**run.sh**
```bash
#!/bin/bash
# the make line also repeats each setting of config.mk as NAME=value (left out here)
make -C /OpenROAD-flow-scripts/flow DESIGN_CONFIG=/design/flow/config.mk WORK_HOME=/design/flow/orfs CLKGATE_MAP_FILE= finish
```
**config.mk**
```make
export PLATFORM = sky130hd
export DESIGN_NAME = uart
export DESIGN_NICKNAME = uart
export VERILOG_FILES = /design/flow/design.v
export SDC_FILE = /design/flow/constraint.sdc
export NUM_CORES = 4
export LEC_CHECK = 0
export CAP_MARGIN = 20
export CORE_MARGIN = 2
export CORE_UTILIZATION = 70
export CTS_CLUSTER_SIZE = 14
export PLACE_DENSITY_LB_ADDON = 0.05
export SLEW_MARGIN = 20
```
**constraint.sdc**
```tcl
create_clock -name core_clock -period 3.4 [get_ports {clk_i}]
set_input_delay 0.6800 -clock core_clock [delete_from_list [all_inputs] [get_ports {clk_i}]]
set_output_delay 0.6800 -clock core_clock [all_outputs]
set_load 0.01 [all_outputs]
```
**design.v**
```verilog
module count_fifo #(   
    parameter DATA_WIDTH = 8,
    parameter FIFO_DEPTH = 4
) (
    input logic clk,
    input logic rst,
    input logic wr_en,
    input logic rd_en,
    input logic [DATA_WIDTH-1:0] wdata,
    output logic [DATA_WIDTH-1:0] rdata,
    output logic full,
    output logic empty
);
  localparam ADDR_WIDTH = $clog2(FIFO_DEPTH);
  logic [DATA_WIDTH-1:0] fifo_mem[FIFO_DEPTH];
  logic [ADDR_WIDTH-1:0] write_ptr, read_ptr;
  logic [ADDR_WIDTH:0] fifo_count;
  always_ff @(posedge clk) begin
    if (rst) begin
      write_ptr  <= 0;
      read_ptr   <= 0;
      fifo_count <= 0;
    end else begin
      case ({
        wr_en, rd_en
      })
        2'b10:   fifo_count <= fifo_count + 1;
        2'b01:   fifo_count <= fifo_count - 1;
        default: fifo_count <= fifo_count;
      endcase
      if (wr_en && !full) begin
        fifo_mem[write_ptr] <= wdata;
        write_ptr <= write_ptr + 1;
      end
      if (rd_en && !empty) begin
        rdata <= fifo_mem[read_ptr];
        read_ptr <= read_ptr + 1;
      end
    end
  end
  assign full  = (fifo_count == FIFO_DEPTH);
  assign empty = (fifo_count == 0);
endmodule
module le_fifo #(
    parameter DATA_WIDTH = 8,
    parameter FIFO_DEPTH = 4
) (
    input logic clk,
    input logic rst,
    input logic wr_en,
    input logic rd_en,
    input logic [DATA_WIDTH-1:0] wdata,
    output logic [DATA_WIDTH-1:0] rdata,
    output logic full,
    output logic empty
);
  localparam ADDR_WIDTH = $clog2(FIFO_DEPTH);
  logic [DATA_WIDTH-1:0] fifo_mem[FIFO_DEPTH];
  logic [ADDR_WIDTH-1:0] write_ptr, read_ptr;
  always_ff @(posedge clk) begin
    if (rst) begin
      write_ptr <= 0;
      read_ptr  <= 0;
    end else begin
      if (wr_en && !full) begin
        fifo_mem[write_ptr] <= wdata;
        write_ptr <= write_ptr + 1;
      end
      if (rd_en && !empty) begin
        rdata <= fifo_mem[read_ptr];
        read_ptr <= read_ptr + 1;
      end
    end
  end
  assign full  = ((write_ptr + 1'b1) == read_ptr);
  assign empty = (write_ptr == read_ptr);
endmodule
module wbit_fifo #(
    parameter DATA_WIDTH = 8,
    parameter FIFO_DEPTH = 4
) (
    input logic clk,
    input logic rst,
    input logic wr_en,
    input logic rd_en,
    input logic [DATA_WIDTH-1:0] wdata,
    output logic [DATA_WIDTH-1:0] rdata,
    output logic full,
    output logic empty
);
  localparam ADDR_WIDTH = $clog2(FIFO_DEPTH);
  logic [DATA_WIDTH-1:0] fifo_mem[FIFO_DEPTH];
  logic [ADDR_WIDTH:0] write_ptr, read_ptr;
  logic wrap_around;
  always_ff @(posedge clk) begin
    if (rst) begin
      write_ptr <= 0;
      read_ptr  <= 0;
    end else begin
      if (wr_en && !full) begin
        fifo_mem[write_ptr[ADDR_WIDTH-1:0]] <= wdata;
        write_ptr <= write_ptr + 1;
      end
      if (rd_en && !empty) begin
        rdata <= fifo_mem[read_ptr[ADDR_WIDTH-1:0]];
        read_ptr <= read_ptr + 1;
      end
    end
  end
  assign wrap_around = (write_ptr[ADDR_WIDTH] ^ read_ptr[ADDR_WIDTH]);
  assign full = wrap_around & (write_ptr[ADDR_WIDTH-1:0] == read_ptr[ADDR_WIDTH-1:0]);
  assign empty = (write_ptr == read_ptr);
endmodule
module uart_tx #(
    parameter DATA_WIDTH = 8,
    parameter FIFO_DEPTH = 16
) (
    input logic clk_i,
    input logic rst_ni,
    input logic [15:0] baud_div_i,
    input logic tx_we_i,      
    input logic tx_en_i,      
    input logic [DATA_WIDTH-1:0] din_i,  
    output logic empty_o,   
    output logic full_o,    
    output logic tx_bit_o   
);
  localparam COUNTER_WIDTH = $clog2(DATA_WIDTH);
  logic                     rd_en;   
  logic [   DATA_WIDTH-1:0] data;   
  logic [   DATA_WIDTH-1:0] data_q;   
  logic [COUNTER_WIDTH-1:0] bit_counter;   
  logic [             15:0] baud_counter;   
  typedef enum logic [1:0] {
    IDLE,            
    SENDING_START,   
    SENDING_DATA,    
    SENDING_STOP     
  } state_t;
  state_t state, next_state;
  wbit_fifo #(
      .DATA_WIDTH(DATA_WIDTH),
      .FIFO_DEPTH(FIFO_DEPTH)
  ) tx_buffer (
      .clk  (clk_i),
      .rst  (!rst_ni),
      .wr_en(tx_we_i),
      .rd_en(rd_en),
      .wdata(din_i),
      .rdata(data),
      .full (full_o),
      .empty(empty_o)
  );
  always_comb begin
    next_state = state;
    rd_en = 1'b0;   
    unique case (state)
      IDLE: begin
        if (tx_en_i && !empty_o) begin
          rd_en = 1'b1;
          next_state = SENDING_START;
        end
      end
      SENDING_START: begin
        if (baud_counter == baud_div_i - 1) begin
          next_state = SENDING_DATA;
        end
      end
      SENDING_DATA: begin
        if (baud_counter == baud_div_i - 1 && bit_counter == DATA_WIDTH - 1) begin
          next_state = SENDING_STOP;
        end
      end
      SENDING_STOP: begin
        if (baud_counter == baud_div_i - 1) begin
          if (tx_en_i && !empty_o) begin
            rd_en = 1'b1;
            next_state = SENDING_START;
          end else begin
            next_state = IDLE;
          end
        end
      end
    endcase
    case (state)
      IDLE:          tx_bit_o = 1'b1;
      SENDING_START: tx_bit_o = 1'b0;
      SENDING_DATA:  tx_bit_o = data_q[bit_counter];
      SENDING_STOP:  tx_bit_o = 1'b1;
      default:       tx_bit_o = 1'b1;
    endcase
  end
  always_ff @(posedge clk_i or negedge rst_ni) begin
    if (!rst_ni) begin
      state <= IDLE;
      baud_counter <= 0;
      bit_counter <= 0;
      data_q <= '1;
    end else begin
      state <= next_state;
      if (state == IDLE) begin
        baud_counter <= 0;
      end else if (baud_counter == baud_div_i - 1) begin
        baud_counter <= 0;
      end else begin
        baud_counter <= baud_counter + 1;
      end
      if (baud_counter == baud_div_i - 1) begin
        case (state)
          IDLE: begin
            bit_counter <= 0;
          end
          SENDING_START: begin
            bit_counter <= 0;
            data_q <= data;
          end
          SENDING_DATA: begin
            if (bit_counter < DATA_WIDTH - 1) begin
              bit_counter <= bit_counter + 1;
            end
          end
          SENDING_STOP: begin
            bit_counter <= 0;
          end
          default: ;
        endcase
      end
    end
  end
endmodule
module uart_rx #(
    parameter DATA_WIDTH = 8,
    parameter FIFO_DEPTH = 16
) (
    input logic        clk_i,        
    input logic        rst_ni,       
    input logic [15:0] baud_div_i,   
    input logic        rx_re_i,      
    input logic        rx_en_i,      
    input logic        rx_bit_i,     
    output logic [DATA_WIDTH-1:0] dout_o,   
    output logic                  full_o,   
    output logic                  empty_o   
);
  localparam COUNTER_WIDTH = $clog2(DATA_WIDTH + 1);
  logic [   DATA_WIDTH-1:0] rx_data_reg;   
  logic [COUNTER_WIDTH-1:0] bit_counter;   
  logic [             15:0] baud_counter;   
  typedef enum logic [1:0] {
    IDLE,   
    START_BIT,   
    DATA_BITS,   
    STOP_BIT   
  } state_t;
  state_t state, next_state;
  logic mid_tick;
  logic end_tick;
  logic rx_we;
  assign mid_tick = (baud_counter == (baud_div_i >> 1));
  assign end_tick = (baud_counter == baud_div_i);
  wbit_fifo #(
      .DATA_WIDTH(DATA_WIDTH),
      .FIFO_DEPTH(FIFO_DEPTH)
  ) rx_buffer (
      .clk  (clk_i),
      .rst  (!rst_ni),
      .wr_en(rx_we),
      .rd_en(rx_re_i),
      .wdata(rx_data_reg),
      .rdata(dout_o),
      .full (full_o),
      .empty(empty_o)
  );
  assign rx_we = (state == STOP_BIT) && end_tick;
  always_comb begin
    next_state = state;
    unique case (state)
      IDLE: begin
        if (rx_en_i && !rx_bit_i && !full_o) begin
          next_state = START_BIT;
        end
      end
      START_BIT: begin
        if (mid_tick) begin
          if (!rx_bit_i) begin
            next_state = DATA_BITS;
          end else begin
            next_state = IDLE;
          end
        end
      end
      DATA_BITS: begin
        if (mid_tick && bit_counter == DATA_WIDTH - 1) begin
          next_state = STOP_BIT;
        end
      end
      STOP_BIT: begin
        if (mid_tick) begin
          if (rx_bit_i == 1'b1) begin
            next_state = IDLE;
          end
        end
      end
    endcase
  end
  always_ff @(posedge clk_i or negedge rst_ni) begin
    if (!rst_ni) begin
      state    <= IDLE;
      baud_counter <= '0;
      bit_counter <= '0;
      rx_data_reg <= '0;
    end else begin
      state <= next_state;
      if (state == IDLE || end_tick) begin
        baud_counter <= '0;
      end else begin
        baud_counter <= baud_counter + 1'b1;
      end
      if (mid_tick) begin
        if (state == DATA_BITS) begin
          rx_data_reg[bit_counter] <= rx_bit_i;
          if (bit_counter < DATA_WIDTH - 1) begin
            bit_counter <= bit_counter + 1'b1;
          end
        end else if (state == START_BIT) begin
          bit_counter <= '0;
        end
      end
    end
  end
endmodule
module uart #(
    parameter DATA_WIDTH = 8,
    parameter FIFO_DEPTH = 16
) (
    input  logic        clk_i,        
    input  logic        rst_ni,       
    input  logic        stb_i,        
    input  logic [ 1:0] adr_i,        
    input  logic [ 3:0] byte_sel_i,   
    input  logic        we_i,         
    input  logic [31:0] dat_i,        
    output logic [31:0] dat_o,        
    input  logic        uart_rx_i,    
    output logic        uart_tx_o     
);
  logic                                                                                                               [          15:0] baud_div_reg;   
  logic                                                                                                                                tx_en_reg;   
  logic                                                                                                                                rx_en_reg;   
  logic                                                                                                                                tx_full_o;   
  logic                                                                                                                                tx_empty_o;   
  logic                                                                                                                                rx_full_o;   
  logic                                                                                                                                rx_empty_o;   
  logic                                                                                                                                rx_frame_error;   
  logic                                                                                                                                tx_we_o;   
  logic                                                                                                                                rx_re_o;   
  logic                                                                                                               [DATA_WIDTH-1:0] dout_o;   
  logic                                                                                                               [          31:0] rdata;
  logic                                                                                                                                rd_state;
  assign rx_frame_error = 1'b0;
  enum logic [1:0] {UART_BAUD_ADDR = 2'b00, UART_CTRL_ADDR = 2'b01, UART_STATUS_ADDR = 2'b10, UART_DATA_ADDR = 2'b11}                  uart_reg_e;
  uart_tx #(
      .DATA_WIDTH(DATA_WIDTH),
      .FIFO_DEPTH(FIFO_DEPTH)
  ) uart_tx_inst (
      .clk_i     (clk_i),
      .rst_ni    (rst_ni),
      .baud_div_i(baud_div_reg),
      .tx_we_i   (tx_we_o),
      .tx_en_i   (tx_en_reg),
      .din_i     (dat_i[DATA_WIDTH-1:0]),
      .full_o    (tx_full_o),
      .empty_o   (tx_empty_o),
      .tx_bit_o  (uart_tx_o)
  );
  uart_rx #(
      .DATA_WIDTH(DATA_WIDTH),
      .FIFO_DEPTH(FIFO_DEPTH)
  ) uart_rx_inst (
      .clk_i     (clk_i),
      .rst_ni    (rst_ni),
      .baud_div_i(baud_div_reg),
      .rx_re_i   (rx_re_o),
      .rx_en_i   (rx_en_reg),
      .dout_o    (dout_o),
      .full_o    (rx_full_o),
      .empty_o   (rx_empty_o),
      .rx_bit_i  (uart_rx_i)
  );
  always_ff @(posedge clk_i) begin
    if (!rst_ni) begin
      baud_div_reg <= 16'd0;
      tx_en_reg    <= 1'b0;
      rx_en_reg    <= 1'b0;
    end else if (stb_i && we_i) begin
      unique case (adr_i)
        UART_BAUD_ADDR: begin
          if (byte_sel_i[0] || byte_sel_i[1]) baud_div_reg <= dat_i[15:0];
        end
        UART_CTRL_ADDR: begin
          if (byte_sel_i[0]) begin
            tx_en_reg <= dat_i[0];
            rx_en_reg <= dat_i[1];
          end
        end
        default: ;   
      endcase
    end
  end
  always_comb begin
    tx_we_o = 1'b0;
    rx_re_o = 1'b0;
    if (stb_i) begin
      unique case (adr_i)
        UART_DATA_ADDR: begin
          if (we_i) begin
            tx_we_o = ~tx_full_o;
          end else begin
            rx_re_o = ~rx_empty_o;
          end
        end
        default: ;
      endcase
    end
  end
  always_ff @(posedge clk_i) begin
    if (!rst_ni) begin
      rdata <= '0;
      rd_state <= '0;
    end else begin
      rdata <= rdata;
      rd_state <= stb_i && adr_i == UART_DATA_ADDR && !we_i && !rx_empty_o;
      if (stb_i) begin
        unique case (adr_i)
          UART_BAUD_ADDR:   rdata <= {16'b0, baud_div_reg};
          UART_CTRL_ADDR:   rdata <= {29'b0, rx_en_reg, tx_en_reg};
          UART_STATUS_ADDR: rdata <= {27'b0, rx_frame_error, rx_empty_o, rx_full_o, tx_empty_o, tx_full_o};
          default:          rdata <= '0;
        endcase
      end
    end
  end
  assign dat_o = rd_state ? {{(32 - DATA_WIDTH) {1'b0}}, dout_o} : rdata;
endmodule
```
==> results.txt, run 1 <==
Status on the layout run. The run finished with no timing, DRC or antenna violations. Per the detail_route report, DRC violations left total 0. Counting the warning lines in the Yosys log gives 4.

Share of flip-flops with an asynchronous set or reset landed at 16.2%. The critical path in this run is classified as reg2reg. Looking at the power breakdown, the clock network takes 39.2% of the total.

Count of antenna-violating nets left after detailed routing landed at 0. H-tree depth landed at 2. The wire length recorded after detailed routing is 36.5 mm.

Combined global-route utilization of all metal layers landed at 29.4%. Power spread over the standard cell area amounts to 549 mW/mm^2. Max-slew check failures listed in the final report amount to 0. The worst setup path is launched from a flop. Summing the areas of all and, or, nand and nor instances in the mapped netlist gives a little over a tenth of the synthesized area. Wire length per cell landed at 22.3 um. The most frequently used library cell after synthesis is edfxtp_1. Gate count of the mapped netlist landed at 1211. The final layout reports a setup TNS of 0 ps. For this design, Yosys synthesis ends with a cell count of roughly 1200. The tightest min-delay check is of the in2async type. Clock transition time at the flip-flop clock pins of the worst setup and hold paths landed at 60 ps. For reference, the critical path is launched at baud_div_reg[5]$_SDFFE_PN0P_. For this design the static power due to leakage is 6.79 nW. The later pin in the worst-skew pair is clocked with a latency of 530 ps. The routed layout has 10000 vias.

Cell resize tally after clock tree synthesis landed at 0. For the sequential group, total power comes out at just under 6 mW. Synthesis area per yosys landed at 0.0172 mm^2. Power of the clock network landed at between 4 and 5 mW. In this run the post-CTS setup repair buffer count came out at 0. Number of enable flip-flop cells landed at 272.

The synthesized design spends more area on one cell type than any other, namely edfxtp_1. The cell sitting at the root of the clock tree is a clkbuf_16. I/O pin total landed at 76.

Post-synthesis cell area landed at 0.0172 mm^2. The script computed the net switching share of total power as 23.3%. Power spent charging and discharging nets landed at 2.49 mW.

The first global-routing pass estimated approximately 58 mm of wire. In the floorplan report the effective utilization is 71.0%. Per the post-place timing report, worst setup slack is around 130 ps. Following the worst setup path forward leads to its endpoint at uart_tx_inst.tx_buffer.rdata[4]$_DFFE_PP_.

Highest achievable clock rate landed at 304 MHz. The run reported a max-capacitance violation count of 0. Placed wire-length estimate after detailed placement landed at 23.8 mm. Input and output buffers added on the ports amount to 41. Along the critical path, the tally of buffer and inverter instances is 0. The global route stage reports its total congestion overflow as 0. Fraction of the mapped netlist area in adder cells landed at between 1 and 1.5%. Share of synthesized cell area in and-or and or-and compound cells landed at 3.94%. The number of warnings reported in the stage logs is 55.

TritonCTS created 39 clock buffers. Across the routed clock network, the largest skew measured is 10.3 ps. Number of fillers in the final layout landed at around 1300. Endpoints with negative setup slack in the final report add up to 0. Number of placement rows landed at 57. Part of the Yosys area used for sequential elements landed at between 60% and 70%. Of the combinational cells, the family taking the most area is multiplexers.

Total die size landed at 0.0259 mm^2. Minimum period implied by the final worst setup slack landed at 3290 ps. Number of DRC markers after the initial detailed-route iteration landed at approximately 1000. In this run the horizontal extent of the chip is 161 um. Worst stage delay on the critical path landed at ~550 ps.

The power report attributes to the combinational group a share of around 7%. Number of global-route vias before repair landed at ~10000. For reference, the mux area share after synthesis is 12.7%. The worst setup path is captured at a flop.

STA reports a reg2reg setup slack of 110 ps. Via density per instance landed at 6.13. Setup repair after global routing left no endpoint under its margin. Post-synthesis register bit count landed at 390. Measured along the y axis, the die boundary spans 161 um. Worst setup slack after layout landed at 109 ps. The biggest slice of the total power is consumed by registers.

0 antenna diodes ended up in the layout. Area fraction of the dominant cell type after synthesis landed at 47.5%. Among all stages on the critical path, the largest delay is contributed by or4b_4.

Registers are responsible for 53.9% of the overall power. Count of unique library cells instantiated by Yosys landed at 60. The worst register-to-register path ends at uart_tx_inst.tx_buffer.rdata[4]$_DFFE_PP_. The number of antenna violations at the first check in global routing is 0. Maximum fanout along the worst path landed at 8. CTS saw 390 sinks.

The pre-antenna-repair detailed-routing pass consisted of 5 iterations. Parity-gate share of the synthesized area counting xor and xnor cells landed at 4.99%. Looking at the reg2reg group, the worst path starts from baud_div_reg[5]$_SDFFE_PN0P_. In the synthesized netlist, the cells that appear most often are edfxtp_1, nand2_1, nor2_1. Per STA, the worst path accumulates the most delay in the family simple AND/OR/NAND/NOR gates.

Ranked by total cell area, the synthesized netlist is headed by edfxtp_1, mux4_2, dfrtp_1, dfxtp_1, xnor2_1. Post-layout period usage of the worst path landed at 96.8%. For the worst setup path, the data required time is 3630 ps.

Largest net degree at the start of global routing landed at 82. Total combinational power landed at about 0.74 mW. Worst reg2reg path depth landed at 8.

Data arrives at the worst endpoint at ~3500 ps. Cell depth of the worst setup path landed at 8. Counting endpoints that fail hold in the final report gives 0. Average footprint of a synthesized cell landed at between 10 and 15 um^2.

Actual slew at the worst max-slew pin landed at 855 ps. Final net count landed at 1347. Layout overhead on the synthesized area landed at 13.1%. Maximum root-to-sink buffer count landed at 3. In the synthesized netlist the dominant register cell turns out to be edfxtp_1. The analysis reports a worst IR drop on VDD of 569 uV.

The cell sequence reported for the critical path is or4_4 > or3_1 > or4_1 > a32oi_1 > nand4b_1 > or4b_4 > o21ai_4 > and2_4. Cts-stage hold buffer count landed at 0. Core outline area landed at about 0.024 mm^2. The congestion estimate from routability-driven global placement came to 0.861. Internal power comes to 8.19 mW. TritonCTS built the clock tree.

The slew check shows that the tightest pin keeps a relative margin of a little over two fifths.
## layout make-up
cell class	instances	area, um^2	area share [%]
timing repair buffer	109	960	4.93
tap	324	405	2.08
sequential	390	10900	55.8
clock buffer	52	1050	5.37
inverter	29	109	0.559
multi-input combinational	715	5890	30.2
clock inverter	17	193	0.990
## through the flow
step,area (um^2),util [%],total power [mW],hold WS [ps],cells
after detailed placement,18200,75.1,6.56,466,1567
after global routing,19500,80.3,11.0,168,1636
after floorplan,17300,-,6.26,384,1226
after CTS,19500,80.2,10.7,134,1636
final,19500,80.3,10.7,145,1636
after global placement,18200,75.1,6.50,463,1566
## per-layer routing
layer  wire length (um)  global-route usage [%]  up-vias
met1              15000                    41.1     5045
met5                  0                       0        -
met2              18400                    49.2      371
li1                   -                       -     4557
met4                852                    8.16        0
met3               2200                    4.60       63
==> inputs of run 2 (changes only) <==
ABC_AREA = 1   (was not set)
CORE_UTILIZATION = 72   (was 70)
CTS_CLUSTER_DIAMETER = 29   (was not set)
CTS_CLUSTER_SIZE = 74   (was 14)
PLACE_DENSITY_LB_ADDON = 0.06   (was 0.05)
SETUP_SLACK_MARGIN = 1.58   (was not set)
clock period = 5.3 ns   (was 3.4 ns; I/O delays follow)
==> run 2 against run 1 <==
  * Largest cell class unchanged
  * Critical endpoint is now dat_o[0]
  * Power shrank 9.4%
  * Still clean on timing, DRC and antenna
  * Via count increased by 36%
  * Area after synthesis grew 2.8%
==> results.txt, run 2 <==
Status on the layout run. The average footprint of a synthesized cell is 10.4 um^2 (-27%). Pre-CTS worst setup slack landed at 1650 ps (+1520 ps). The count of unique library cells instantiated by Yosys was 56 (-6.7%). Static timing analysis puts the maximum clock frequency at 296 MHz. The run finished with no timing, DRC or antenna violations. The part of the Yosys area used for sequential elements is 61.4% (-1.7 points). Final estimated routing congestion in global placement landed at 0.901 (+4.7%).

The basic-gate share of the synthesized area counting and, or, nand and nor cells came to 16.7% (+6.1 points). Worst stage delay on the critical path landed at 810 ps (+260 ps). The I/O pin total is 76 (unchanged). The number of instances in the placed design came to 1995 (+27%). Looking at the reg2reg group, the worst path ends at uart_rx_inst.rx_buffer.fifo_mem[14][7]$_DFFE_PP_. The cell sequence reported for the critical path is mux2_2 > clkdlybuf4s50_1. Instance area at placement landed at 0.0181 mm^2 (-0.37%). Floorplan die width landed at 161 um (about the same). The maximum root-to-sink buffer count came to 3 (unchanged).

The largest net degree at the start of global routing was 70 (-15%). The final tally of max-slew violations was 0 (unchanged). CTS placed an instance of clkbuf_16 at the clock tree root. The flow measured a signed area growth from synthesis to layout of 18.3%. Power spent charging and discharging nets landed at 2.45 mW (-1.9%).

Final instance count without filler cells landed at 2135 (+31%). The share of flip-flops with an asynchronous set or reset was 16.2% (unchanged). H-tree depth landed at 3 (+1).

Parity-gate share of the synthesized area counting xor and xnor cells landed at 2.82% (-2.2 points). Power density of the placed cells landed at 463 mW/mm^2 (-16%). Via density per instance landed at 6.38 (+3.9%). Placed wire-length estimate after detailed placement landed at 25.6 mm (+7.3%).

The launch point of the worst register-to-register path is recorded as uart_rx_inst.rx_buffer.read_ptr[0]$_SDFFE_PN0P_. Share of synthesized cell area in and-or and or-and compound cells landed at 11.2% (+7.3 points). After synthesis, the cell types taking the most area are edfxtp_1, dfrtp_1, dfxtp_1, nor2_1, nand2_1. The total combinational power came to 0.839 mW (+14%).

The relative slew slack was 22.4% (-20 points). The worst setup path is captured at an output pin. The reported sequential group power was 3.72 mW (-35%). Number of warning messages in the logs landed at 54 (-1.8%).

Summed area of non-filler cells in the final layout landed at 0.0209 mm^2 (+7.5%). The maximum fanout along the worst path was 21 (+13). Setup repair after global routing left no endpoint under its margin.

TritonCTS built the clock tree. The cell resize tally after clock tree synthesis was 0 (unchanged). The sequential share of power came to 38.4% (-16 points). Worst reg2reg path depth landed at 10 (+2). The dominant power group in this design is the clock network. The power of the clock network is 5.12 mW (+22%). The worst setup path is launched from a flop. The max-cap violation count came to 0 (unchanged). The gate count of the mapped netlist is 1700 (+40%).

Core outline area landed at 0.0242 mm^2 (unchanged). In the synthesized netlist, the dominant kind of combinational cell is simple AND/OR/NAND/NOR gates. Worst supply voltage drop on vdd landed at 474 uV (-17%). Count of antenna-violating nets left after detailed routing landed at 0 (unchanged). The setup-violating endpoint count in the final report was 0 (unchanged). The number of enable flip-flop cells came to 272 (unchanged). The number of placement rows was 57 (unchanged). Count of yosys warnings during synthesis landed at 4 (unchanged). The combined global-route utilization of all metal layers is 35.8% (+6.4 points). edfxtp_1 takes more of the synthesized area than any other cell. The number of search-and-repair iterations in the first detailed-routing pass came to 6 (+1). For this run, the leading register cell type out of synthesis is edfxtp_1. Actual slew at the worst max-slew pin landed at 1150 ps (+300 ps). Arrival time at the worst endpoint landed at 2310 ps (-1210 ps).

The wire length after detailed routing was 45.6 mm (+25%). The total via count in the routed design is 13600 (+36%). Final net count landed at 1811 (+34%). Number of remaining DRC errors landed at 0 (unchanged). The cts-stage hold buffer count came to 0 (unchanged). Area fraction of the dominant cell type after synthesis landed at 46.2% (-1.3 points).

Number of global-route vias before repair landed at 13400 (+33%). The worst path needs 3370 ps of the cycle, external delays included. The number of sinks on the clock net came to 390 (unchanged). Post-synthesis register bit count landed at 390 (unchanged). The post-layout period usage of the worst path came to 63.7% (-33 points). The internal portion of total power was 7.23 mW (-12%).

The number of buffers added for setup after CTS came to 0 (unchanged). The insertion delay to the later sink of the worst-skew pair is 580 ps (+50 ps). Global-route congestion overflow total landed at 0 (unchanged). The clock transition time at the flip-flop clock pins of the worst setup and hold paths was 40 ps (-20 ps). Clock network power share landed at 52.9% (+14 points). The kind of cell with the highest combined delay along the critical path is flip-flops. The number of antenna violations at the first check in global routing came to 1 (+1). The number of diodes was 0 (unchanged).

Proportion of total power due to net switching landed at 25.3% (+1.9 points). Accumulated negative setup slack landed at 0 ps (unchanged). Looking at the gate-level netlist, the highest instance count belongs to edfxtp_1. The critical path starts at rd_state$_SDFF_PN0_. The sum of buffers and inverters on the critical path came to 1 (+1). The worst setup slack after layout came to 1930 ps (+1820 ps).

Looking at the setup timing report, the critical path kind is reg2out. The global-route wire length before repair was 71.6 mm (+24%). Total cells reported by yosys after synthesis landed at 1700 (+40%). The total die size is 0.0258 mm^2 (about the same).

After synthesis, the most frequently instantiated cells are edfxtp_1, nor2_1, nand2_1. The worst setup skew after layout came to 25.2 ps (+14.9 ps). Worst setup slack for register-to-register paths landed at 2130 ps (+2020 ps). The vertical extent of the die is 161 um (about the same). Fraction of the mapped netlist area in adder cells landed at 1.41% (-0.039 points). The leakage power is 7.98 nW (+18%).

Cell depth of the worst setup path landed at 2 (-6). The number of DRC markers after the initial detailed-route iteration came to 2071 (+100%). The number of CTS-inserted buffers is 75 (+92%).

The most critical min-delay path falls under in2async. Part of the total power dissipated in combinational logic landed at 8.7% (+1.8 points). Initial core utilization landed at 72.9% (+2.0 points).

The critical path required time is 4240 ps (+610 ps). The most critical setup path has its endpoint at dat_o[0]. Number of hold-slack violations in the final timing report landed at 0 (unchanged).

Per the STA report, the cell with the highest stage delay on the worst path is dfxtp_1. The tally of buffers added on design ports is 41 (unchanged). The post-synthesis cell area came to 0.0177 mm^2 (+2.8%).

Total power landed at 9.68 mW (-9.4%). Multiplexer share of the synthesized area landed at 0.927% (-12 points). Synthesis area per yosys landed at 0.0177 mm^2 (+2.8%).

The wire length per cell was 21.4 um (-4.2%).
## run 2: area by class of cell
| class | count | area [um^2] |
|---|---|---|
| fillers | 1143 | 3330 |
| flip-flops and latches | 390 | 10900 |
| clock buffers | 94 | 2030 |
| inverters | 133 | 499 |
| repair buffers | 50 | 475 |
| clock inverters | 46 | 727 |
| well taps | 324 | 405 |
| multi-input cells | 1098 | 5920 |
## run 2: through the flow
stage,util (%),hold slack [ps]
after detailed placement,74.9,457
after global routing,86.3,488
after global placement,74.9,453
final,86.3,469
after CTS,86.2,467
after floorplan,-,411
## run 2: per-layer routing
metal	wire [um]	GRT usage (%)	part of all wire (%)	vias to the layer above
met1	16700	47.7	37	6449
met2	21900	57.8	48	966
met4	2100	17.1	4.6	2
li1	-	-	-	5997
met3	4860	6.56	11	198
met5	13	0	0.028	-
==> inputs of run 3 (changes only) <==
ABC_AREA = not set   (was 1)
CORE_UTILIZATION = 60   (was 72)
CTS_CLUSTER_DIAMETER = not set   (was 29)
CTS_CLUSTER_SIZE = not set   (was 74)
PLACE_DENSITY_LB_ADDON = not set   (was 0.06)
SETUP_SLACK_MARGIN = not set   (was 1.58)
clock period = 4.34 ns   (was 5.3 ns; I/O delays follow)
==> run 3 against run 2 <==
  * Area after synthesis down 2.7%
  * Critical path depth up 8
  * Highest routed layer is now met4
  * Cell count decreased by 22%
  * Largest power group is now registers
  * Global-route usage fell by 11 points
==> results.txt, run 3 <==
Status on the layout run. Per STA, the endpoint of the critical path is uart_tx_inst.tx_buffer.rdata[4]$_DFFE_PP_. The relative slew slack is 39.7% (+17 points). Post-synthesis cell area landed at 0.0172 mm^2 (-2.7%). Power of the clock network landed at 3.51 mW (-31%).

The cell type that accounts for the most area after synthesis is edfxtp_1. Number of antenna violations at the first check in global routing landed at 0 (-1). Proportion of total power due to net switching landed at 23.6% (-1.7 points). STA classifies the critical path startpoint as a flop. Ranked by power, first place goes to registers. The final net count came to 1321 (-27%). The synthesis run identifies the leading combinational cell family as multiplexers. The power density of the placed cells came to 444 mW/mm^2 (-4.2%). The vertical extent of the die came to 173 um (+7.9%).

Clock transition time at the flip-flop clock pins of the worst setup and hold paths landed at 60 ps (+20 ps). Grouping stages by cell kind, the critical path spends the most delay in simple AND/OR/NAND/NOR gates. After layout, the minimum clock period comes to 4000 ps.

The placed wire-length estimate after detailed placement was 23.5 mm (-8.3%). The number of enable flip-flop cells came to 272 (unchanged). Number of remaining DRC errors landed at 0 (unchanged). The flow ran to the end and the layout has no timing, DRC or antenna violations. The setup path with the least slack is of type reg2reg. Final estimated routing congestion in global placement landed at 0.837 (-7.2%). Via density per instance landed at 5.86 (-8.1%). The internal portion of total power was 6.57 mW (-9.2%).

Fraction of the mapped netlist area in adder cells landed at 1.45% (+0.039 points). Wire length per cell landed at 21.4 um (about the same). The arrival time at the worst endpoint was 4210 ps (+1900 ps). Tally of buffers added on design ports landed at 41 (unchanged). Number of search-and-repair iterations in the first detailed-routing pass landed at 5 (-1). Gate count of the mapped netlist landed at 1211 (-29%).

The cts-stage hold buffer count is 0 (unchanged). The maximum fanout along the worst path was 9 (-57%). Clock network power share landed at 40.8% (-12 points). The I/O pin total came to 76 (unchanged).

Largest net degree at the start of global routing landed at 50 (-29%). The total via count in the routed design was 9770 (-28%). The max-cap violation count was 0 (unchanged). The leakage power is 6.69 nW (-16%).

The number of CTS-inserted buffers is 40 (-47%). Post-layout period usage of the worst path landed at 92.3% (+29 points). The core outline area was 0.0280 mm^2 (+16%).

Number of global-route vias before repair landed at 9733 (-27%). Setup repair after global routing left no endpoint under its margin. The accumulated negative setup slack was 0 ps (unchanged). The number of DRC markers after the initial detailed-route iteration came to 810 (-61%). For reference, the critical path is launched at baud_div_reg[0]$_SDFFE_PN0P_. Highest achievable clock rate landed at 250 MHz. Total cells reported by yosys after synthesis landed at 1211 (-29%). The total combinational power is 0.559 mW (-33%). The number of placement rows came to 61 (+7.0%). The share of flip-flops with an asynchronous set or reset was 16.2% (unchanged). Sum of buffers and inverters on the critical path landed at 1 (unchanged). The synthesis run shows the most used standard cells to be edfxtp_1, nand2_1, nor2_1. The post-synthesis register bit count is 390 (unchanged).

The worst setup skew after layout was 35.1 ps (+9.90 ps). Count of antenna-violating nets left after detailed routing landed at 0 (unchanged). The critical path required time came to 4540 ps (+300 ps). The total die size was 0.0301 mm^2 (+16%).

Part of the total power dissipated in combinational logic landed at 6.5% (-2.2 points). The cell depth of the worst setup path is 10 (+8). Maximum root-to-sink buffer count landed at 3 (unchanged).

The initial core utilization was 61.4% (-12 points). The startpoint identified for the worst register-to-register timing path is baud_div_reg[0]$_SDFFE_PN0P_. The timing report shows that the slowest cell on the worst path is or4b_2. The final instance count without filler cells was 1668 (-22%).

The capture point of the worst register-to-register path is recorded as uart_tx_inst.tx_buffer.rdata[4]$_DFFE_PP_. Number of fillers in the final layout landed at 1930 (+69%). Power spent charging and discharging nets landed at 2.03 mW (-17%). The most frequently used library cell after synthesis is edfxtp_1. The number of buffers added for setup after CTS is 0 (unchanged). The area fraction of the dominant cell type after synthesis is 47.5% (+1.3 points). Final tally of max-slew violations landed at 0 (unchanged). Number of instances in the placed design landed at 1594 (-20%). TritonCTS built the clock tree. Number of warning messages in the logs landed at 57 (+5.6%).

Insertion delay to the later sink of the worst-skew pair landed at 550 ps (-30 ps). Cell resize tally after clock tree synthesis landed at 0 (unchanged). Looking at the cell usage after synthesis, the top flip-flop cell is edfxtp_1. The worst stage delay on the critical path is 680 ps (-130 ps). The worst supply voltage drop on vdd came to 506 uV (+6.7%). The number of sinks on the clock net came to 390 (unchanged).

Walking the worst path, the cells encountered are inv_1 > ha_1 > or4b_2 > nor4_1 > mux2i_1 > mux2i_1 > nand4b_1 > or4b_1 > o21ai_2 > and2_1. Actual slew at the worst max-slew pin landed at 897 ps (-258 ps). Worst reg2reg path depth landed at 10 (unchanged). Ranked by total cell area, the synthesized netlist is headed by edfxtp_1, mux4_2, dfrtp_1, dfxtp_1, xnor2_1. Layout overhead on the synthesized area landed at 12.6%. Floorplan die width landed at 173 um (+7.9%). Number of hold-slack violations in the final timing report landed at 0 (unchanged). Worst setup slack for register-to-register paths landed at 340 ps (-1790 ps). STA classifies the critical path endpoint as a flop. The H-tree depth is 2 (-1). The count of yosys warnings during synthesis came to 4 (unchanged). Share of synthesized cell area in and-or and or-and compound cells landed at 3.94% (-7.3 points).

The sequential share of power was 52.7% (+14 points). The global-route wire length before repair was 56.2 mm (-22%). The number of diodes came to 0 (unchanged). The parity-gate share of the synthesized area counting xor and xnor cells came to 4.99% (+2.2 points). Count of unique library cells instantiated by Yosys landed at 60 (+7.1%). The reported sequential group power came to 4.53 mW (+22%). Global-route congestion overflow total landed at 0 (unchanged). Combined global-route utilization of all metal layers landed at 24.4% (-11 points).

The average footprint of a synthesized cell is 14.2 um^2 (+37%). The part of the Yosys area used for sequential elements came to 63.1% (+1.7 points). The setup-violating endpoint count in the final report is 0 (unchanged). Multiplexer share of the synthesized area landed at 12.7% (+12 points). The path class of the tightest hold or removal check is in2async. Per STA, the library cell used most along the worst path is mux2i_1. Wire length after detailed routing landed at 35.6 mm (-22%).

In this run the clock root is driven by a clkbuf_16. Synthesis area per yosys landed at 0.0172 mm^2 (-2.7%). Basic-gate share of the synthesized area counting and, or, nand and nor cells landed at 10.6% (-6.1 points).
## run 3: through the flow
step	hold WS [ps]	setup WS [ps]	utilization (%)	instance area, um^2	power (mW)
2_1_floorplan	450	591	-	17300	4.90
3_3_place_gp	463	409	64.3	18000	5.14
3_5_place_dp	462	346	64.3	18000	5.16
4_1_cts	260	341	69.2	19400	8.65
5_1_grt	283	127	69.2	19400	8.90
6_report	274	335	69.2	19400	8.60
## run 3: layout make-up
| class | instances | area (um^2) | area share, % |
|---|---|---|---|
| Sequential cell | 390 | 10900 | 56.0 |
| Tap cell | 378 | 473 | 2.44 |
| Clock buffer | 51 | 1090 | 5.64 |
| Clock inverter | 23 | 275 | 1.42 |
| Inverter | 29 | 109 | 0.562 |
| Multi-Input combinational cell | 715 | 5850 | 30.2 |
| Timing Repair Buffer | 82 | 716 | 3.69 |
## run 3: layer usage
layer | vias to the layer above | global-route usage [%] | share of wire (%)
li1 | 4511 | - | -
met1 | 4942 | 35.1 | 44
met5 | - | 0 | 0
met3 | 44 | 3.99 | 6.0
met2 | 273 | 39.7 | 48
met4 | 0 | 5.47 | 1.7
==> inputs of run 4 (changes only) <==
CORE_UTILIZATION = 69   (was 60)
CTS_CLUSTER_DIAMETER = 397   (was not set)
PLACE_DENSITY = 0.6   (was not set)
clock period = 3.88 ns   (was 4.34 ns; I/O delays follow)
==> run 4 against run 3 <==
  * Power up 11%
  * Global-route usage is 6.1 points higher
  * Combinational power up 14%
  * Wire length up 7.9%
  * Core utilization grew 10 points
  * Still clean
  * Die size down 13%
  * Critical path depth increased by 1
  * Register-to-register slack worse by 90 ps
  * Area after synthesis did not move
==> results.txt, run 4 <==
Status on the layout run. Parity-gate share of the synthesized area counting xor and xnor cells landed at 4.99% (unchanged). The sum of buffers and inverters on the critical path is 2 (+1). The maximum fanout along the worst path was 8 (-1). The setup-violating endpoint count in the final report came to 0 (unchanged). Post-layout period usage of the worst path landed at 93.8% (+1.5 points).

Final tally of max-slew violations landed at 0 (unchanged). Number of buffers added for setup after CTS landed at 0 (unchanged). The combined global-route utilization of all metal layers came to 30.5% (+6.1 points).

The total power is 9.55 mW (+11%). Worst setup skew after layout landed at 22.4 ps (-12.7 ps). Worst setup slack for register-to-register paths landed at 240 ps (-90 ps). The total combinational power is 0.638 mW (+14%). The synthesis stats list as the most numerous cell edfxtp_1.

Minimum period implied by the final worst setup slack landed at 3640 ps (-365 ps). Sequential share of power landed at 53.2% (+0.5 points). The number of placement rows came to 57 (-6.6%). Broken down by cell family, the worst path's largest delay share belongs to simple AND/OR/NAND/NOR gates. The count of unique library cells instantiated by Yosys came to 60 (unchanged). Max-cap violation count landed at 0 (unchanged). Critical path required time landed at 4070 ps (-470 ps). The worst setup path is launched from a flop.

Looking at the reg2reg group, the worst path ends at uart_tx_inst.tx_buffer.rdata[3]$_DFFE_PP_. Multiplexer share of the synthesized area landed at 12.7% (unchanged). The average footprint of a synthesized cell came to 14.2 um^2 (unchanged). Layout overhead on the synthesized area landed at 12.7% (about the same). OpenSTA lists the critical path startpoint as baud_div_reg[0]$_SDFFE_PN0P_.

The part of the Yosys area used for sequential elements was 63.1% (unchanged). The root buffer cell chosen for the clock tree is clkbuf_16. Actual slew at the worst max-slew pin landed at 928 ps (+30.7 ps). Placed wire-length estimate after detailed placement landed at 23.5 mm (about the same). Relative slew slack landed at 38.2% (-1.5 points). Proportion of total power due to net switching landed at 23.9% (+0.34 points).

The core outline area was 0.0244 mm^2 (-13%). The gate count of the mapped netlist was 1211 (unchanged). The run finished with no timing, DRC or antenna violations. H-tree depth landed at 2 (unchanged). For reference, the critical path cell chain is inv_1 > ha_1 > or4b_2 > nor4_1 > buf_4 > mux2i_1 > mux2i_1 > nand4b_1 > or4b_1 > o21ai_2 > and2_1. The wire length per cell came to 23.6 um (+11%). The part of the total power dissipated in combinational logic was 6.7% (+0.2 points). Total cells reported by yosys after synthesis landed at 1211 (unchanged). Global-route wire length before repair landed at 60.2 mm (+7.1%). Total via count in the routed design landed at 10300 (+5.7%). The post-synthesis register bit count is 390 (unchanged). The clock transition time at the flip-flop clock pins of the worst setup and hold paths was 60 ps (about the same). The utilization after layout is 79.5% (+10 points). The cts-stage hold buffer count came to 0 (unchanged). The via density per instance was 6.34 (+8.2%).

The internal portion of total power was 7.26 mW (+11%). Initial core utilization landed at 70.5% (+9.1 points). Cell resize tally after clock tree synthesis landed at 0 (unchanged). The share of synthesized cell area in and-or and or-and compound cells is 3.94% (unchanged).

Maximum root-to-sink buffer count landed at 3 (unchanged). Per the synthesis report, the dominant area consumer among library cells is edfxtp_1. The count of antenna-violating nets left after detailed routing came to 0 (unchanged).

The area of the multi-input gates is 0.00585 mm^2 (unchanged). Synthesis area per yosys landed at 0.0172 mm^2 (unchanged). Total die size landed at 0.0262 mm^2 (-13%). The number of diodes came to 0 (unchanged). The share of flip-flops with an asynchronous set or reset is 16.2% (unchanged). Number of CTS-inserted buffers landed at 39 (-2.5%). TritonCTS built the clock tree.

Basic-gate share of the synthesized area counting and, or, nand and nor cells landed at 10.6% (unchanged). The number of sinks on the clock net is 390 (unchanged). Looking at the cell usage after synthesis, the top flip-flop cell is edfxtp_1. The insertion delay to the later sink of the worst-skew pair is 540 ps (about the same). Floorplan die width landed at 162 um (-6.6%). In the power breakdown, the biggest contributor is registers. The leakage power is 6.75 nW (+0.89%).

The number of warning messages in the logs came to 56 (-1.8%). The power density of the placed cells was 493 mW/mm^2 (+11%). Storage element area landed at 0.0109 mm^2 (unchanged). Worst supply voltage drop on vdd landed at 464 uV (-8.3%). The highest achievable clock rate is 275 MHz (+10%). Global-route congestion overflow total landed at 0 (unchanged).

Number of remaining DRC errors landed at 0 (unchanged). Per the STA report, the cell with the highest stage delay on the worst path is or4b_2. Final estimated routing congestion in global placement landed at 0.840 (+0.39%). Worst stage delay on the critical path landed at 660 ps (-20 ps). I/O pin total landed at 76 (unchanged).

Number of DRC markers after the initial detailed-route iteration landed at 1079 (+33%). Largest net degree at the start of global routing landed at 85 (+70%). In the synthesized netlist, the cells that appear most often are edfxtp_1, nand2_1, nor2_1. The main area contributors are edfxtp_1, mux4_2, dfrtp_1, dfxtp_1, xnor2_1. Setup repair after global routing left no endpoint under its margin. Area fraction of the dominant cell type after synthesis landed at 47.5% (unchanged).

Per STA, the library cell used most along the worst path is mux2i_1. Fraction of the mapped netlist area in adder cells landed at 1.45% (unchanged). Yosys shows that the main logic family after synthesis is multiplexers.

The number of antenna violations at the first check in global routing was 1 (+1). Power spent charging and discharging nets landed at 2.29 mW (+13%). For the worst reg-to-reg path, the startpoint reported by OpenROAD is baud_div_reg[0]$_SDFFE_PN0P_. Accumulated negative setup slack landed at 0 ps (unchanged).

Arrival time at the worst endpoint landed at 3830 ps (-380 ps). The final net count is 1338 (+1.3%). Tally of buffers added on design ports landed at 41 (unchanged).

The critical path in this run is classified as reg2reg. Reported sequential group power landed at 5.08 mW (+12%). The number of global-route vias before repair came to 10200 (+4.9%). The worst reg2reg path depth is 11 (+1). Number of enable flip-flop cells landed at 272 (unchanged). Number of search-and-repair iterations in the first detailed-routing pass landed at 5 (unchanged).

Cell depth of the worst setup path landed at 11 (+1). The tightest min-delay check is of the in2async type. The worst setup path is captured at a flop. For reference, the critical path is captured by uart_tx_inst.tx_buffer.rdata[3]$_DFFE_PP_. The clock network power share is 40.1% (-0.7 points). Power of the clock network landed at 3.83 mW (+9.1%). Number of hold-slack violations in the final timing report landed at 0 (unchanged). The count of yosys warnings during synthesis is 4 (unchanged).

Number of fillers in the final layout landed at 1293 (-33%). The vertical extent of the die is 162 um (-6.6%). Wire length after detailed routing landed at 38.4 mm (+7.9%).

Post-synthesis cell area landed at 0.0172 mm^2 (unchanged).
-- run 4: layer usage --
layer | global-route usage (%) | up-vias | part of all wire [%]
met5 | 0 | - | 0.034
met3 | 4.24 | 78 | 7.6
met4 | 9.49 | 2 | 2.9
met2 | 51.0 | 518 | 50
met1 | 42.6 | 5180 | 39
li1 | - | 4547 | -
-- run 4: layout make-up --
type	instances	area share (%)
Clock buffer	49	5.38
Clock inverter	22	1.36
Timing Repair Buffer	100	4.39
Tap cell	324	2.09
Multi-Input combinational cell	715	30.2
Sequential cell	390	56.0
Inverter	29	0.561
-- run 4: per-stage QoR --
stage,cell area (um^2),instances,hold WS (ps),setup WS [ps]
6_report,19400,1629,446,240
5_1_grt,19400,1629,475,11.9
3_3_place_gp,18100,1557,465,298
2_1_floorplan,17300,1226,450,131
3_5_place_dp,18100,1558,467,277
4_1_cts,19400,1629,441,271
==> inputs of run 5 (changes only) <==
ABC_AREA = 1   (was not set)
CAP_MARGIN = 10   (was 20)
CELL_PAD_IN_SITES_DETAIL_PLACEMENT = 1   (was not set)
CORE_UTILIZATION = 47   (was 69)
CTS_CLUSTER_DIAMETER = 166   (was 397)
GPL_TIMING_DRIVEN = 1   (was not set)
PLACE_DENSITY = not set   (was 0.6)
PLACE_DENSITY_LB_ADDON = 0.13   (was not set)
SETUP_SLACK_MARGIN = 2.49   (was not set)
SLEW_MARGIN = 15   (was 20)
TNS_END_PERCENT = 70   (was not set)
clock period = 10.0 ns   (was 3.88 ns; I/O delays follow)
==> run 5 against run 4 <==
  * Still clean on timing, DRC and antenna
  * Critical path depth down 5
  * Power fell by 58%
  * Cell area increased by 2.1%
  * Core utilization shrank 27 points
  * Clock power fell by 59%
  * Synthesized cell count increased by 40%
  * Cell count increased by 39%
  * Sequential power down 61%
  * Non-clock buffer count down 49
  * First-iteration DRC count is 29% lower
  * Worst hold slack improved by 29 ps
  * Sequential share of layout area shrank 1.2 points
==> results.txt, run 5 <==
Status on the layout run. The run finished with no timing, DRC or antenna violations. The basic-gate share of the synthesized area counting and, or, nand and nor cells came to 16.7% (+6.1 points). Number of remaining DRC errors landed at 0 (unchanged). Area fraction of the dominant cell type after synthesis landed at 46.2% (-1.3 points). The number of search-and-repair iterations in the first detailed-routing pass was 5 (unchanged). Note that the worst hold path type here is reg2reg. The share of synthesized cell area in and-or and or-and compound cells came to 11.2% (+7.3 points). Sorting the Yosys area breakdown by cell type puts at the top edfxtp_1. The wire length after detailed routing came to 46.4 mm (+21%). Part of the Yosys area used for sequential elements landed at 61.4% (-1.7 points). The total power is 3.98 mW (-58%). The total cells reported by yosys after synthesis came to 1700 (+40%). Clock network power share landed at 39.6% (-0.5 points). The worst register-to-register path begins at uart_rx_inst.rx_buffer.read_ptr[1]$_SDFFE_PN0P_. Share of flip-flops with an asynchronous set or reset landed at 16.2% (unchanged). Gate count of the mapped netlist landed at 1700 (+40%).

The largest individual stage delay along the critical path comes from the cell clkdlybuf4s50_1. The setup path with the least slack is of type reg2out. For the worst min-delay path, the startpoint reported by OpenROAD is rdata[6]$_SDFFE_PN0P_. Number of DRC markers after the initial detailed-route iteration landed at 765 (-29%). Cts-stage hold buffer count landed at 0 (unchanged). The relative slew slack was 29.0% (-9.1 points). The number of instances in the placed design was 2183 (+40%). Number of warning messages in the logs landed at 54 (-3.6%). Count of yosys warnings during synthesis landed at 4 (unchanged).

Final worst hold slack landed at 476 ps (+29.4 ps). The placed wire-length estimate after detailed placement came to 30.5 mm (+30%). The worst setup slack for register-to-register paths is 6410 ps (+6170 ps). Power of the clock network landed at 1.58 mW (-59%). Final estimated routing congestion in global placement landed at 0.858 (+2.1%). STA classifies the critical path startpoint as a flop. Signal nets in the final route climb as high as met4. H-tree depth landed at 2 (unchanged).

The tally of buffers added on design ports is 41 (unchanged). Number of diodes landed at 0 (unchanged). Number of antenna violations at the first check in global routing landed at 0 (-1). STA shows the worst min-delay path finishing at rdata[6]$_SDFFE_PN0P_. For reference, the top logic cell family by area is simple AND/OR/NAND/NOR gates.

The core outline area came to 0.0374 mm^2 (+53%). Insertion delay to the later sink of the worst-skew pair landed at 570 ps (+30 ps). Worst reg2reg path depth landed at 12 (+1). The total via count in the routed design is 12500 (+21%). The power spent charging and discharging nets is 1.06 mW (-54%).

The number of sinks on the clock net came to 390 (unchanged). Global-route wire length before repair landed at 72.1 mm (+20%). The post-layout period usage of the worst path is 41.8% (-52 points). Total combinational power landed at 0.437 mW (-32%).

The arrival time at the worst endpoint came to 2180 ps (-1650 ps). The multiplexer share of the synthesized area came to 0.927% (-12 points). Setup repair after global routing left no endpoint under its margin. Actual slew at the worst max-slew pin landed at 1060 ps (+137 ps). Post-synthesis cell area landed at 0.0177 mm^2 (+2.8%). The synthesis area per yosys came to 0.0177 mm^2 (+2.8%). The combined global-route utilization of all metal layers is 24.0% (-6.5 points).

Timing would allow up to 239 MHz. The average footprint of a synthesized cell is 10.4 um^2 (-27%). In the synthesized netlist the dominant register cell turns out to be edfxtp_1. The final instance count without filler cells was 2260 (+39%).

The fraction of the mapped netlist area in adder cells is 1.41% (-0.039 points). Ranked by instance count, the synthesized netlist is headed by edfxtp_1, nor2_1, nand2_1. Count of antenna-violating nets left after detailed routing landed at 0 (unchanged).

Per STA, the endpoint of the critical path is uart_tx_o. The setup-violating endpoint count in the final report came to 0 (unchanged). The maximum root-to-sink buffer count came to 3 (unchanged). The count of unique library cells instantiated by Yosys was 56 (-6.7%).

The number of global-route vias before repair was 13100 (+28%). Vertical extent of the die landed at 198 um (+22%). Wire length per cell landed at 20.5 um (-13%). The amount of wire on met3 after detailed routing came to 1.73 mm (-41%).

The cell sequence reported for the critical path is inv_1 > nor2_1 > o32ai_1 > o211ai_1 > nand2_1 > clkdlybuf4s50_1. Of all power groups, the one with the highest power is registers. The critical path required time is 8000 ps (+3930 ps).

Maximum fanout along the worst path landed at 8 (unchanged). Minimum period implied by the final worst setup slack landed at around 4200 ps. The post-synthesis register bit count came to 390 (unchanged). Proportion of total power due to net switching landed at 26.6% (+2.6 points).

The sequential share of power was 49.5% (-3.7 points). Along the worst hold path, the cell count comes to 2. For this run the top cell type by instance count after synthesis was edfxtp_1.

The worst setup skew after layout is 16.8 ps (-5.62 ps). The sum of buffers and inverters on the critical path is 2 (unchanged). The timing report attributes the biggest portion of critical-path delay to buffers and inverters. The total length of routed met2 wires came to 23.1 mm (+19%). The detailed-route wire length on metal 1 is 20.3 mm (+35%). The via density per instance came to 5.54 (-13%). Leakage power landed at 7.35 nW (+8.8%). The cell sitting at the root of the clock tree is a clkbuf_16.

Global-route congestion overflow total landed at 0 (unchanged). The launch point of the critical path was reported as uart_tx_inst.bit_counter[0]$_DFFE_PN0P_. The final net count came to 1780 (+33%).

The number of hold-slack violations in the final timing report was 0 (unchanged). The largest net degree at the start of global routing was 70 (-18%). Floorplan die width landed at 198 um (+22%). The number of buffers added for setup after CTS came to 0 (unchanged). The number of CTS-inserted buffers is 43 (+10%). The endpoint identified for the worst register-to-register timing path is uart_rx_inst.rx_buffer.fifo_mem[2][1]$_DFFE_PP_. From synthesis to final layout, the design area changed by 11.9%. The number of enable flip-flop cells came to 272 (unchanged). The worst stage delay on the critical path is 530 ps (-130 ps). Max-cap violation count landed at 0 (unchanged). The cell depth of the worst setup path is 6 (-5). The initial core utilization came to 47.3% (-23 points). Parity-gate share of the synthesized area counting xor and xnor cells landed at 2.82% (-2.2 points). The part of the total power dissipated in combinational logic came to 11.0% (+4.3 points). I/O pin total landed at 76 (unchanged). The cell resize tally after clock tree synthesis was 0 (unchanged).

The worst supply voltage drop on vdd came to 175 uV (-62%). In the post-synthesis netlist, the biggest area contributors are edfxtp_1, dfrtp_1, dfxtp_1, nor2_1, nand2_1. Internal portion of total power landed at 2.92 mW (-60%).

The clock transition time at the flip-flop clock pins of the worst setup and hold paths is 60 ps (about the same). The reported sequential group power came to 1.97 mW (-61%). The worst setup path is captured at an output pin.

The total die size was 0.0392 mm^2 (+50%). The number of placement rows came to 71 (+25%). Final tally of max-slew violations landed at 0 (unchanged). The power density of the placed cells was 201 mW/mm^2 (-59%).

TritonCTS built the clock tree. The accumulated negative setup slack is 0 ps (unchanged).
[run 5: metal layers]
metal	vias up	GRT usage [%]
met3	82	3.01
met5	-	0
met4	0	8.83
li1	5913	-
met2	247	41.0
met1	6283	31.4
[run 5: cell type report]
class                      instances  area, um^2
multi-input combinational       1098        5920
clock buffer                      58        1190
clock inverter                    19         204
fill                            4005       17600
timing repair buffer              51         483
inverter                         133         499
sequential                       390       10900
tap                              511         639
[run 5: stage by stage]
step	worst slack, ps	instance area, um^2	utilization [%]
final	5820	19800	52.9
after global routing	5580	19800	52.9
after CTS	5770	19800	52.9
after detailed placement	5190	18400	49.2
after global placement	5300	18400	49.2
after floorplan	6560	17700	-
==> inputs of run 6 (changes only) <==
CAP_MARGIN = 0   (was 10)
CELL_PAD_IN_SITES_DETAIL_PLACEMENT = not set   (was 1)
CORE_UTILIZATION = 72   (was 47)
CTS_CLUSTER_DIAMETER = 52   (was 166)
CTS_CLUSTER_SIZE = 15   (was not set)
GPL_TIMING_DRIVEN = not set   (was 1)
MIN_ROUTING_LAYER = met1   (was not set)
PLACE_DENSITY = 0.41   (was not set)
PLACE_DENSITY_LB_ADDON = not set   (was 0.13)
SETUP_SLACK_MARGIN = 0.57   (was 2.49)
SLEW_MARGIN = 20   (was 15)
TNS_END_PERCENT = not set   (was 70)
clock period = 2.57 ns   (was 10.0 ns; I/O delays follow)
==> run 6 against run 5 <==
  * Clock power increased to 3.4 times the previous value
  * Core utilization increased by 35 points
  * First-iteration DRC count increased by 150%
  * Sequential cell count unchanged
  * Sequential power increased to 3.9 times the previous value
  * Register-to-register slack got worse by 6300 ps
  * Area after synthesis unchanged
  * Cell count decreased by 3.3%
  * Count of clock-buffer cells in the layout decreased by 6
  * Power increased to 3.8 times the previous value
  * Clock skew increased by 2.5 ps
==> results.txt, run 6 <==
Status on the layout run. The synthesis run shows the most used standard cells to be edfxtp_1, nor2_1, nand2_1. Worst supply voltage drop on vdd landed at 900 uV (+410%). Total cells reported by yosys after synthesis landed at 1700 (unchanged). The parity-gate share of the synthesized area counting xor and xnor cells came to 2.82% (unchanged).

Relative slew slack landed at 49.2% (+20 points). The number of search-and-repair iterations in the first detailed-routing pass was 6 (+1). H-tree depth landed at 2 (unchanged). Vertical extent of the die landed at 161 um (-19%). The number of hold-slack violations in the final timing report is 0 (unchanged).

The average footprint of a synthesized cell was 10.4 um^2 (unchanged). Count of yosys warnings during synthesis landed at 4 (unchanged). The clock period could shrink to between 2000 and 2500 ps. The critical path is of the reg2reg type. The final estimated routing congestion in global placement was 0.913 (+6.4%).

Max-cap violation count landed at 0 (unchanged). The total length of routed met2 wires was 22.7 mm (-1.7%). Cell depth of the worst setup path landed at 9 (+3).

The final tally of max-slew violations is 0 (unchanged). The combined global-route utilization of all metal layers is 34.6% (+11 points). Insertion delay to the later sink of the worst-skew pair landed at 530 ps (-40 ps).

Post-synthesis cell area landed at 0.0177 mm^2 (unchanged). Power spent charging and discharging nets landed at 4.34 mW (+310%). The via density per instance came to 6.39 (+15%). STA classifies the critical path endpoint as a flop. By instance count, the leading cell after synthesis is edfxtp_1.

Number of diodes landed at 0 (unchanged). Synthesis area per yosys landed at 0.0177 mm^2 (unchanged). Number of CTS-inserted buffers landed at 37 (-14%).

The I/O pin total was 76 (unchanged). Global-route congestion overflow total landed at 0 (unchanged). Post-synthesis register bit count landed at 390 (unchanged). The detailed-route wire length on metal 1 came to 18.1 mm (-11%). Worst setup slack after layout landed at 122 ps (-5700 ps). The maximum fanout along the worst path was 8 (unchanged). The number of sinks on the clock net was 390 (unchanged). Share of flip-flops with an asynchronous set or reset landed at 16.2% (unchanged). The total die size is 0.0258 mm^2 (-34%). The largest total area in the synthesized netlist belongs to edfxtp_1.

The count of unique library cells instantiated by Yosys is 56 (unchanged). The share of synthesized cell area in and-or and or-and compound cells was 11.2% (unchanged). The number of DRC markers after the initial detailed-route iteration came to 1885 (+150%).

The critical path starts at uart_rx_inst.baud_counter[1]$_DFF_PN0_. The pre-CTS worst setup slack was 76.9 ps (-5110 ps). Power of the clock network landed at 5.35 mW (+240%). The largest share of the power goes to registers. The worst setup skew after layout is 19.3 ps (+2.50 ps). The area fraction of the dominant cell type after synthesis is 46.2% (unchanged).

Final net count landed at 1897 (+6.6%). Arrival time at the worst endpoint landed at 2660 ps (+480 ps). Timing would allow up to just over 400 MHz. The clock transition time at the flip-flop clock pins of the worst setup and hold paths was 70 ps (about the same). The number of global-route vias before repair came to 13100 (+0.51%). Sum of buffers and inverters on the critical path landed at 1 (-1).

The worst setup slack for register-to-register paths is 120 ps (-6290 ps). Cts-stage hold buffer count landed at 0 (unchanged).

The number of enable flip-flop cells was 272 (unchanged). Setup repair after global routing could not meet its margin everywhere. Core outline area landed at 0.0242 mm^2 (-35%). Multiplexer share of the synthesized area landed at 0.927% (unchanged). The placed wire-length estimate after detailed placement is 27.4 mm (-10%).

Fraction of the mapped netlist area in adder cells landed at 1.41% (unchanged). The worst reg2reg path depth was 9 (-3). Total combinational power landed at 2.24 mW (+410%). The actual slew at the worst max-slew pin came to 761 ps (-304 ps). Power density of the placed cells landed at 714 mW/mm^2 (+250%).

TritonCTS built the clock tree. Floorplan die width landed at 161 um (-19%). The amount of wire on met3 after detailed routing came to 4.68 mm (+170%). The proportion of total power due to net switching was 28.4% (+1.8 points). After detailed routing, no signal wire sits above met4. Gate count of the mapped netlist landed at 1700 (unchanged). Reported sequential group power landed at 7.67 mW (+290%). Setup-violating endpoint count in the final report landed at 0 (unchanged).

Among the stages of the critical path, the cell type that occurs most often is nor2_4. In the synthesized netlist, the dominant kind of combinational cell is simple AND/OR/NAND/NOR gates. Checking hold timing, the worst path is listed with class in2async. Sequential share of power landed at 50.2% (+0.7 points). The critical path required time is 2780 ps (-5220 ps).

Part of the Yosys area used for sequential elements landed at 61.4% (unchanged). The flow ran to the end and the layout has no timing, DRC or antenna violations. Maximum root-to-sink buffer count landed at 3 (unchanged).

For reference, the critical path cell chain is xnor2_2 > nand4_1 > or2_4 > nor3_4 > nand3_4 > buf_4 > nor2_4 > nand2_4 > nor2_4. Basic-gate share of the synthesized area counting and, or, nand and nor cells landed at 16.7% (unchanged). Leakage power landed at 8.19 nW (+11%). The cell family contributing the most delay on the critical path is simple AND/OR/NAND/NOR gates. The number of warning messages in the logs came to 60 (+11%).

The accumulated negative setup slack came to 0 ps (unchanged). Per the STA report, the cell with the highest stage delay on the worst path is dfrtp_2. Wire length after detailed routing landed at 47.7 mm (+2.8%).

From synthesis to final layout, the design area changed by 20.9%. The part of the total power dissipated in combinational logic came to 14.7% (+3.7 points). Total via count in the routed design landed at 14000 (+12%). In this run the clock root is driven by a clkbuf_16. The synthesis report names the predominant flop master as edfxtp_1. Number of antenna violations at the first check in global routing landed at 0 (unchanged). The count of antenna-violating nets left after detailed routing was 0 (unchanged).

Post-layout period usage of the worst path landed at 95.3% (+53 points). The worst setup path is launched from a flop. The utilization after layout is 88.2% (+35 points). In this run the worst setup path terminates at uart_rx_inst.rx_buffer.fifo_mem[7][1]$_DFFE_PP_.

In the post-synthesis netlist, the biggest area contributors are edfxtp_1, dfrtp_1, dfxtp_1, nor2_1, nand2_1. Global-route wire length before repair landed at 69.5 mm (-3.6%). The launch point of the worst register-to-register path is recorded as uart_rx_inst.baud_counter[1]$_DFF_PN0_.

Largest net degree at the start of global routing landed at 68 (-2.9%). The tally of buffers added on design ports came to 41 (unchanged). Final worst hold slack landed at 176 ps (-299 ps). The number of remaining DRC errors came to 0 (unchanged). Worst stage delay on the critical path landed at 460 ps (-70 ps).

The capture point of the worst register-to-register path is recorded as uart_rx_inst.rx_buffer.fifo_mem[7][1]$_DFFE_PP_. The number of placement rows came to 57 (-20%). Wire length per cell landed at 21.8 um (+6.3%). Clock network power share landed at 35.1% (-4.5 points).

The internal portion of total power came to 10.9 mW (+270%). The initial core utilization came to 72.9% (+26 points).
-- run 6: metal layers --
metal  vias to the layer above  track usage (%)
met5                         -                0
met4                         0             13.6
met3                       206             5.17
met2                       929             55.7
met1                      6682             48.3
li1                       6151                -
-- run 6: timing repair --
item / in CTS / in global routing
buffers inserted: 29 / 26
pin swaps: 48 / 67
cloned: 3 / 0
endpoints found under the hold margin: 0 / 0
endpoints found under the setup margin: 216 / 336
resized: 106 / 142
-- run 6: layout make-up --
type / instances / area [um^2]
flip-flops and latches: 390 / 10900
clock buffers: 52 / 1010
well taps: 324 / 405
repair buffers: 172 / 1620
multi-input cells: 1100 / 6780
clock inverters: 15 / 153
fillers: 1097 / 2860
inverters: 133 / 512
-- run 6: per-stage QoR --
| stage | instances | area [um^2] | power, mW |
|---|---|---|---|
| 6_report | 2186 | 21400 | 15.3 |
| 5_1_grt | 2186 | 21400 | 15.7 |
| 4_1_cts | 2160 | 20700 | 14.8 |
| 3_5_place_dp | 2061 | 18900 | 9.53 |
| 3_3_place_gp | 2061 | 18900 | 9.43 |
| 2_1_floorplan | 1715 | 18000 | 8.84 |
Power and IR drop assume default switching activity.
